job 3991:
// fbindct_8bit
module fbindct_8bit #(
  parameter IN_WIDTH = 8,                                  
  parameter INT_BITS = 6,                                  
  parameter FRAC_BITS = 6,                                 
  parameter INTER_WIDTH = IN_WIDTH + INT_BITS + FRAC_BITS, 
  parameter OUT_WIDTH = 20                                 
)(
  input                                        clk,
  input                                        rst,
  input signed [8*IN_WIDTH-1:0]                x_in,         
  input                                        ready_in,     
  input                                        load,         
  output                                       valid_out,    
  output signed [8*OUT_WIDTH-1:0]              y_out         
);
Size in the first run: ~3400 cells after synthesis, ~440 flip-flops, ~230 I/O pins, roughly 29000 sq um of cells after synthesis.
make LEC_CHECK=0 ABC_AREA=0 CAP_MARGIN=20 CORE_MARGIN=2 CORE_UTILIZATION=70 CTS_CLUSTER_DIAMETER=212 CTS_CLUSTER_SIZE=34 HOLD_SLACK_MARGIN=-0.09 SETUP_SLACK_MARGIN=1.23 SLEW_MARGIN=20 finish   # period 4.19 ns
run.sh (not shown) runs the stock make flow with config.mk's settings and CLKGATE_MAP_FILE=.
No final results exist for job 3991, since it was stopped by error ODB-0269 during 5_1_grt.
--- input diff job 3991..job 3142 ---
--- a/flow/config.mk
+++ b/flow/config.mk
@@ -7,10 +7,7 @@
 export LEC_CHECK = 0
-export ABC_AREA = 0
 export CAP_MARGIN = 20
 export CORE_MARGIN = 2
-export CORE_UTILIZATION = 70
-export CTS_CLUSTER_DIAMETER = 212
-export CTS_CLUSTER_SIZE = 34
-export HOLD_SLACK_MARGIN = -0.09
-export SETUP_SLACK_MARGIN = 1.23
+export CORE_UTILIZATION = 72
+export CTS_CLUSTER_DIAMETER = 378
 export SLEW_MARGIN = 20
+export TNS_END_PERCENT = 5
==> flow/constraint.sdc <==
create_clock -name core_clock -period 5.08 [get_ports {clk}]
set_input_delay 1.0160 -clock core_clock [delete_from_list [all_inputs] [get_ports {clk}]]
set_output_delay 1.0160 -clock core_clock [all_outputs]
set_load 0.01 [all_outputs]
- Higher placed standard-cell area goes to job 3991 over job 3142.
- From job 3991 to job 3142, share of cell area taken by muxes after synthesis did not move at all.
- Job 3991 terminated abnormally: 5_1_grt reported ODB-0269.
- Although job 3142 finished all stages, its layout failed final checks on setup timing.
- Clock tree buffer depth: job 3991 vs job 3142 identical
- Between job 3991 and job 3142, the die height is lower for job 3142.
- In the reports for job 3991 and job 3142, the smaller number of setup buffers added after CTS belongs to job 3142.
- When job 3142 is set beside job 3991, its half-perimeter wire length of the detailed placement result turns out to be 1400 um larger.
- Going from job 3991 to job 3142, placement-stage worst setup slack +0.82 ns, last weighted congestion value of the routability-driven placer picked up an extra about 4%, horizontal die dimension lower.
- As far as synthesized cell count goes, job 3142 and job 3991 are indistinguishable; the numbers are identical.
- As of job 3142, count of cells resized by post-cts repair had fallen by more than half compared to job 3991.
The following lists how job 4771 was set up differently from job 3142:
--- a/flow/config.mk
+++ b/flow/config.mk
@@ -7,7 +7,6 @@
 export LEC_CHECK = 0
-export CAP_MARGIN = 20
+export CAP_MARGIN = 15
 export CORE_MARGIN = 2
-export CORE_UTILIZATION = 72
-export CTS_CLUSTER_DIAMETER = 378
+export CORE_UTILIZATION = 58
+export SETUP_SLACK_MARGIN = 0.61
 export SLEW_MARGIN = 20
-export TNS_END_PERCENT = 5
==> flow/constraint.sdc <==
create_clock -name core_clock -period 4.83 [get_ports {clk}]
set_input_delay 0.9660 -clock core_clock [delete_from_list [all_inputs] [get_ports {clk}]]
set_output_delay 0.9660 -clock core_clock [all_outputs]
set_load 0.01 [all_outputs]
### Flow results
- In terms of fmax, job 3142 and job 4771 differ only marginally.
- | area added between synthesis and finish | higher: job 4771 |
- Re power in combinational cells: job 4771 is 41% up on job 3142.
- Run comparison: job 3142 launch point of the critical path c_reg_5[2]; job 4771 launch point of the critical path c_reg_6[4]
- Status job 4771: flow complete, layout not clean - setup timing
- In job 3142 the implementation ran to completion but is not tape-out ready, as the final checks report setup timing.
- In job 4771 the clock period minus final worst setup slack turned out 0.0077 ns lower than in job 3142.
- Power is lower on job 3142
diff inputs: job 4771 => job 6751
--- a/flow/config.mk
+++ b/flow/config.mk
@@ -7,6 +7,7 @@
 export LEC_CHECK = 0
-export CAP_MARGIN = 15
+export CAP_MARGIN = 20
 export CORE_MARGIN = 2
-export CORE_UTILIZATION = 58
-export SETUP_SLACK_MARGIN = 0.61
+export CORE_UTILIZATION = 72
+export CTS_CLUSTER_SIZE = 98
 export SLEW_MARGIN = 20
+export TNS_END_PERCENT = 5
==> flow/constraint.sdc <==
create_clock -name core_clock -period 5.7 [get_ports {clk}]
set_input_delay 1.1400 -clock core_clock [delete_from_list [all_inputs] [get_ports {clk}]]
set_output_delay 1.1400 -clock core_clock [all_outputs]
set_load 0.01 [all_outputs]
--- outcome ---
- Across job 4771 and job 6751, a clean result was obtained everywhere but in job 4771.
- STATUS run=job 4771 STAGES=ALL_DONE FINAL_CHECKS=FAILED CAUSE=setup timing
- Job 4771 -> job 6751: total standard cell area after synthesis delta 0, exact match
- Job 6751 vs job 4771, die size went down by 19%.
- Cmp job 4771 and job 6751 / power / higher: job 4771
Setup changes, job 6751 to job 4927
--- a/flow/config.mk
+++ b/flow/config.mk
@@ -10,4 +10,4 @@
 export CORE_UTILIZATION = 72
-export CTS_CLUSTER_SIZE = 98
+export CTS_CLUSTER_SIZE = 42
+export SETUP_SLACK_MARGIN = 0.65
 export SLEW_MARGIN = 20
-export TNS_END_PERCENT = 5
==> flow/constraint.sdc <==
create_clock -name core_clock -period 5.08 [get_ports {clk}]
set_input_delay 1.0160 -clock core_clock [delete_from_list [all_inputs] [get_ports {clk}]]
set_output_delay 1.0160 -clock core_clock [all_outputs]
set_load 0.01 [all_outputs]
==> comparison <==
- Across job 4927 and job 6751, a clean result was obtained everywhere but in job 4927.
- Job 4927: flow complete, layout not clean; failing: setup timing
- Against job 6751, number of logic stages on the critical path including buffering in job 4927 rose by a few percent.
- From job 6751 to job 4927 the numbers moved as follows: die area comparable; sum of negative setup slack now smaller.
- The higher latest clock arrival within the worst-skew pair of job 4927 and job 6751 is in job 4927.
- Relative to job 6751, the iteration count of the initial detailed-routing pass of job 4927 is higher by 15.
- Re pre-CTS worst setup slack: job 4927 and job 6751 aren't equal, and the lower value belongs to job 4927.
- Count of non-CTS buffers in the layout sits higher in job 4927 than in job 6751.
- Summary of job 4927 over job 6751: met1 track demand over resource in global routing moved up, highest fanout seen on the critical path grew by 2.
diff inputs: job 4927 => job 1868
--- a/flow/config.mk
+++ b/flow/config.mk
@@ -9,5 +9,3 @@
 export CORE_MARGIN = 2
-export CORE_UTILIZATION = 72
-export CTS_CLUSTER_SIZE = 42
-export SETUP_SLACK_MARGIN = 0.65
+export CORE_UTILIZATION = 40
 export SLEW_MARGIN = 20
==> flow/constraint.sdc <==
create_clock -name core_clock -period 4.78 [get_ports {clk}]
set_input_delay 0.9560 -clock core_clock [delete_from_list [all_inputs] [get_ports {clk}]]
set_output_delay 0.9560 -clock core_clock [all_outputs]
set_load 0.01 [all_outputs]
==> results <==
- Job 1868 against job 4927: portion of total power attributed to sequential cells moved up, post-route worst setup slack rose by 1.60 ns, cell area grew by about 1.8%, final cell count climbed 521.
- Ran to the end and failed final checks on setup timing: job 1868.
- Post-cts repair resize count in job 1868 is about 70% below job 4927.
No activity file was given, so power comes from the tool's default toggle rates.
